==> exp/pepper: inputs <==
==> flow/design.v <==
module pow_5_pipe
(
    input             clock,
    input      [17:0] n,
    output reg [17:0] n_pow_5
);
    reg [17:0] n_1, n_2, n_3;
    reg [17:0] n_pow_2, n_pow_3, n_pow_4;
    always @(posedge clock)
    begin
        n_1 <= n;
        n_2 <= n_1;
        n_3 <= n_2;
        n_pow_2 <= n * n;
        n_pow_3 <= n_pow_2 * n_1;
        n_pow_4 <= n_pow_3 * n_2;
        n_pow_5 <= n_pow_4 * n_3;
    end
endmodule
==> flow/run.sh <==
#!/bin/bash
# the make line also repeats each setting of config.mk as NAME=value (left out here)
make -C /OpenROAD-flow-scripts/flow DESIGN_CONFIG=/design/flow/config.mk WORK_HOME=/design/flow/orfs CLKGATE_MAP_FILE= finish
==> flow/config.mk <==
export PLATFORM = sky130hd
export DESIGN_NAME = pow_5_pipe
export DESIGN_NICKNAME = pow_5_pipe
export VERILOG_FILES = /design/flow/design.v
export SDC_FILE = /design/flow/constraint.sdc
export NUM_CORES = 4
export LEC_CHECK = 0
export ABC_AREA = 1
export CAP_MARGIN = 20
export CORE_MARGIN = 2
export CORE_UTILIZATION = 72
export CTS_CLUSTER_DIAMETER = 378
export CTS_CLUSTER_SIZE = 98
export SETUP_SLACK_MARGIN = 0.79
export SLEW_MARGIN = 20
==> flow/constraint.sdc <==
create_clock -name core_clock -period 4.27 [get_ports {clock}]
set_input_delay 0.8540 -clock core_clock [delete_from_list [all_inputs] [get_ports {clock}]]
set_output_delay 0.8540 -clock core_clock [all_outputs]
set_load 0.01 [all_outputs]
==> inputs of exp/indigo, as changes to exp/pepper <==
==> flow/config.mk (replaced) <==
export PLATFORM = sky130hd
export DESIGN_NAME = pow_5_pipe
export DESIGN_NICKNAME = pow_5_pipe
export VERILOG_FILES = /design/flow/design.v
export SDC_FILE = /design/flow/constraint.sdc
export NUM_CORES = 4
export LEC_CHECK = 0
export CAP_MARGIN = 20
export CORE_MARGIN = 2
export CORE_UTILIZATION = 9
export SLEW_MARGIN = 20
==> flow/constraint.sdc (replaced) <==
create_clock -name core_clock -period 9.96 [get_ports {clock}]
set_input_delay 1.9920 -clock core_clock [delete_from_list [all_inputs] [get_ports {clock}]]
set_output_delay 1.9920 -clock core_clock [all_outputs]
set_load 0.01 [all_outputs]
==> inputs of exp/onyx, as changes to exp/pepper <==
--- a/flow/config.mk
+++ b/flow/config.mk
@@ -9,7 +9,7 @@
 export CAP_MARGIN = 20
 export CORE_MARGIN = 2
-export CORE_UTILIZATION = 72
-export CTS_CLUSTER_DIAMETER = 378
+export CORE_UTILIZATION = 55
+export CTS_CLUSTER_DIAMETER = 371
 export CTS_CLUSTER_SIZE = 98
-export SETUP_SLACK_MARGIN = 0.79
 export SLEW_MARGIN = 20
+export TNS_END_PERCENT = 10
==> flow/constraint.sdc (replaced) <==
create_clock -name core_clock -period 6.25 [get_ports {clock}]
set_input_delay 1.2500 -clock core_clock [delete_from_list [all_inputs] [get_ports {clock}]]
set_output_delay 1.2500 -clock core_clock [all_outputs]
set_load 0.01 [all_outputs]
==> results <==
quantity                                                                    exp/pepper   exp/indigo    exp/onyx
Outcome                                                                 did not finish  timing/DRC/antenna clean  timing/DRC/antenna clean
Failing step                                                  global routing (5_1_grt)            -           -
Instance area at placement                                                  26740 um^2   25240 um^2  23800 um^2
Utilization after layout                                                             -       11.07%      59.88%
Final routed wirelength across all metal layers                                      -     45870 um    50990 um
Terminating pin of the worst hold path                                               -      n_2[17]     n_3[17]
Area growth from synthesis to layout                                                 -       22.07%      7.569%
Total Nets Final                                                                     -         2968        3655
Worst hold margin                                                                    -    0.3895 ns   0.3560 ns
Routability-driven placement congestion ratio                                   0.9609       0.7951      0.8701
Topmost layer with routed signal wires                                               -         met4        met4
Avg WL per Cell                                                                      -     8.394 um    14.36 um
Count of vias placed by the detailed router                                          -        14104       17117
Type of element capturing the critical path                                          -         flop        flop
Worst max-slew margin expressed relative to the limit                                -       44.56%      38.45%
CP Buf/Inv Count                                                                     -            5           5
Tool Warnings                                                                        -           28          28
Smallest setup slack after layout                                                    -     2.836 ns   0.3007 ns
Synth unique cells                                                                  38           41          38
TritonCTS clock tree                                                                 -          yes         yes
Chip Footprint                                                              32930 um^2  238900 um^2  42870 um^2
Die outline width                                                             181.5 um     488.7 um    207.1 um
Count of antenna-violating nets left after detailed routing                          -            0           0
Met3 routed wirelength                                                               -      2372 um     1960 um
Reg-to-Reg Start                                                                     -       n_3[4]      n_2[5]
Total count of max-transition violations in the final report                         -            0           0

========
==> inputs of run A <==
RTL: the design.v shown in full above, as it stands there.
Settings: LEC_CHECK=0, ABC_AREA=1, CAP_MARGIN=40, CORE_MARGIN=2, CORE_UTILIZATION=72, CTS_CLUSTER_SIZE=22, PLACE_DENSITY=0.73, SETUP_SLACK_MARGIN=0.19, SLEW_MARGIN=20; clock period 5.37 ns.
run.sh (not shown) runs the stock make flow with config.mk's settings and CLKGATE_MAP_FILE=.
==> inputs of run C, as changes to run A <==
--- a/flow/config.mk
+++ b/flow/config.mk
@@ -8,8 +8,7 @@
 export ABC_AREA = 1
 export CAP_MARGIN = 40
 export CORE_MARGIN = 2
-export CORE_UTILIZATION = 72
-export CTS_CLUSTER_SIZE = 22
-export PLACE_DENSITY = 0.73
+export CORE_UTILIZATION = 65
+export PLACE_DENSITY = 0.68
 export SETUP_SLACK_MARGIN = 0.19
 export SLEW_MARGIN = 20
==> flow/constraint.sdc (replaced) <==
create_clock -name core_clock -period 4.34 [get_ports {clock}]
set_input_delay 0.8680 -clock core_clock [delete_from_list [all_inputs] [get_ports {clock}]]
set_output_delay 0.8680 -clock core_clock [all_outputs]
set_load 0.01 [all_outputs]
==> impl_metrics.yaml <==
# generated from flow reports
finish:
  instances_no_fill: 3490
critical_path:
  worst-r2r-setup-slack_ps: 280
drt:
  met2_length_um: 27220
floorplan:
  core_area_mm2: 0.03083
  fp.dieH_um: 181.5
placed_design:
  gp_congestion: 0.9109
run_status:
  status: "timing/DRC/antenna clean"
-- figures above: run A

==> impl_metrics.yaml <==
# generated from flow reports
floorplan:
  num_rows: 68
  fp.dieH_um: 190.8
critical_path:
  worst-r2r-setup-slack_ps: -660
placed_design:
  gp_congestion: 0.8938
drt:
  met2_length_um: 33360
timing:
  setup-violations-final: 29
  setup_slack_ps: -662.3
finish:
  instances_no_fill: 3820
clock_tree:
  clk_latency_ps: 450
  cts_resized: 429
logic_synthesis:
  yosysChipArea_mm2: 0.02268
run_status:
  so.violations: "setup timing"
  status: "finished with violations"
-- figures above: run C

